## job 8167
==> flow/design.v (excerpt) <==
module rv32_core (
  input logic clk,
  input logic rst_n,
  output logic [31:0] imem_addr,
  input logic [31:0] imem_rdata,
  output logic dmem_valid,
  output logic dmem_we,
  output logic [31:0] dmem_addr,
  output logic [31:0] dmem_wdata,
  output logic [3:0] dmem_wstrb,
  input logic dmem_ready,
  input logic [31:0] dmem_rdata,
  output logic mmio_we,
  output logic [31:0] mmio_addr,
  output logic [31:0] mmio_wdata,
  input logic [31:0] mmio_rdata
);
Size in the first run: roughly 7000 cells after synthesis, ~1500 flip-flops, ~270 I/O pins.
Settings: LEC_CHECK=0, CAP_MARGIN=20, CORE_MARGIN=2, CORE_UTILIZATION=65, CTS_CLUSTER_SIZE=40, MAX_ROUTING_LAYER=met4, SETUP_SLACK_MARGIN=0.06, SLEW_MARGIN=20; clock period 4.97 ns.
run.sh (not shown) runs the stock make flow with config.mk's settings and CLKGATE_MAP_FILE=.
Job 8167 terminated abnormally: 5_1_grt reported GRT-0116.
Here is what was changed in the inputs of job 7978 compared with job 8167.
- GPL_ROUTABILITY_DRIVEN newly set to 1
- SLEW_MARGIN changed from 20 to 35
- CTS_CLUSTER_SIZE removed (was 40)
- TNS_END_PERCENT newly set to 85
- CTS_CLUSTER_DIAMETER newly set to 100
- CORE_UTILIZATION changed from 65 to 24
- CELL_PAD_IN_SITES_GLOBAL_PLACEMENT newly set to 1
- SETUP_SLACK_MARGIN removed (was 0.06)
- CORE_ASPECT_RATIO newly set to 1.51
- PLACE_DENSITY newly set to 0.88
- MAX_ROUTING_LAYER removed (was met4)
- the clock period (ns, I/O delays scaled along) changed from 4.97 to 8.66
==> results <==
Looking at the reports, job 7978 completed the entire flow and the layout it produced met the timing, DRC and antenna checks. Taking job 8167 as the reference, in job 7978 starting density of the core went down 41 points; number of enable-type register cells in the synthesized netlist held; standard cell core area went up 170%; placed standard-cell area went down 2.2%. Relative to job 8167, final HPWL from detailed placement decreased by 14 mm in job 7978.
> inputs changed (job 7978 -> job 4045)
- CTS_CLUSTER_DIAMETER no longer set, was 100
- SLEW_MARGIN now 20, was 35
- CELL_PAD_IN_SITES_GLOBAL_PLACEMENT no longer set, was 1
- PLACE_DENSITY now 0.6, was 0.88
- TNS_END_PERCENT no longer set, was 85
- GPL_ROUTABILITY_DRIVEN no longer set, was 1
- CORE_ASPECT_RATIO no longer set, was 1.51
- CORE_UTILIZATION now 40, was 24
- the clock period (ns, I/O delays scaled along) now 7.63, was 8.66
[summary]
- Per the final summary, job 4045 finished and its layout is clean on timing, DRC and antenna.
- Diff job 4045 and job 7978: register-to-register slack higher in job 7978
- Job 4045: power share of the clock group is 1.4 points higher than what job 7978 reported.
- The global-route wire length before repair in job 4045 is 0.876 times that in job 7978.
- Clock network power was lower in the run labelled job 7978.
- Between job 4045 and job 7978, the area inside the core boundary is lower for job 4045.
- Looking only at number of buffers on the longest clock path, and setting everything else aside, the lower value of job 4045 and job 7978 goes to job 4045.
- Relative to job 7978, the via total after detailed routing measured on job 4045 has decreased by a few percent.
- pc_q[10] as the capturing instance or port of the critical path was reported by job 7978, and exmem_q[79] by job 4045.
- Relative to job 7978, the design area measured on job 4045 has decreased slightly.
- What job 4045 reported for wire length has to be multiplied by 1.16 to get the figure for job 7978.
What job 1054 does differently from job 4045 at the input level:
- SETUP_SLACK_MARGIN: unset -> 1.16
- CTS_CLUSTER_SIZE: unset -> 37
- CORE_UTILIZATION: 40 -> 55
- TNS_END_PERCENT: unset -> 5
- PLACE_DENSITY: 0.6 -> unset
- the clock period (ns, I/O delays scaled along): 7.63 -> 4.24
- Complete run, failing final checks: job 1054, reason setup timing.
- Job 1054 vs job 4045: worst-margin pin slew down in job 1054
- From job 4045 to job 1054 the numbers moved as follows: met2 routed wirelength has increased; data required time of the worst path decreased by 3.37 ns relative to the old numbers; proportion of power drawn by combinational gates grew by 4.4 points.
- Between job 4045 and job 1054, the difference in clock-pin slew on the worst setup and hold paths is negligible.
[inputs] job 8843 vs job 1054
- CORE_UTILIZATION now 17, was 55
- TNS_END_PERCENT no longer set, was 5
- PLACE_DENSITY now 0.6, previously not set
- SETUP_SLACK_MARGIN no longer set, was 1.16
- CTS_CLUSTER_SIZE no longer set, was 37
- the clock period (ns, I/O delays scaled along) now 12.0, was 4.24
==> comparison <==
- Job 8843 ended with every stage complete and zero timing, DRC or antenna violations.
- A endpoint of the worst setup timing path of exmem_q[109] is what job 1054 shows, while exmem_q[104] belongs to job 8843.
- In the metrics for job 1054 and job 8843, the one carrying the higher buffers inserted during post-CTS setup optimization is job 1054.
- Job 8843 vs job 1054 — power dropped about 65%.
- Total die size sits higher in job 8843 than in job 1054.
For job 7698, these inputs were changed with respect to job 8843:
- CORE_ASPECT_RATIO now 1.41, previously not set
- PLACE_DENSITY_LB_ADDON now 0.0, previously not set
- ABC_AREA now 1, previously not set
- CTS_CLUSTER_DIAMETER now 95, previously not set
- CORE_UTILIZATION now 72, was 17
- SETUP_SLACK_MARGIN now 0.59, previously not set
- PLACE_DENSITY no longer set, was 0.6
- CAP_MARGIN now 0, was 20
- CTS_CLUSTER_SIZE now 10, previously not set
- the clock period (ns, I/O delays scaled along) now 2.02, was 12.0
--- outcome ---
- Status: job 7698 FAILED at 5_1_grt (tool error)
- Job 7698 ends up with a post-synthesis xor/xnor area fraction that is 0.53 points lower than in job 8843.
- Multiplexer fraction of the synthesized cell area in job 7698 is 20 points below job 8843.
- Summary of job 7698 over job 8843: number of buffers created by CTS up 3; mean area per synthesized cell lost 4.0 sq um.
- Between job 7698 and job 8843, area of the core region is higher for job 8843, job 7698 comes in under that.
- Die size was lower in the run labelled job 7698.

========
Starting RTL as in the previous note.
clock: 4.32 ns
lec_check: 0
cap_margin: 20
core_margin: 2
core_utilization: 72
cts_cluster_diameter: 91
cts_cluster_size: 33
place_density: 0.42
setup_slack_margin: -0.19
slew_margin: 35
tns_end_percent: 100
The starting point did not get past 4_1_cts.
Rerun with:
Settings changed: CORE_UTILIZATION 72 to 40, CTS_CLUSTER_DIAMETER 91 to default, CTS_CLUSTER_SIZE 33 to default, PLACE_DENSITY 0.42 to 0.6, SETUP_SLACK_MARGIN -0.19 to 0.98, SLEW_MARGIN 35 to 20, TNS_END_PERCENT 100 to default.
Clock period 4.32 ns to 7.63 ns, I/O delays scaled along.
=> With this change the flow went through all stages and came out clean. Die area rises by 79%. Area after synthesis does not change. Synthesized cell count stays the same.
No activity file was given, so power comes from the tool's default toggle rates.
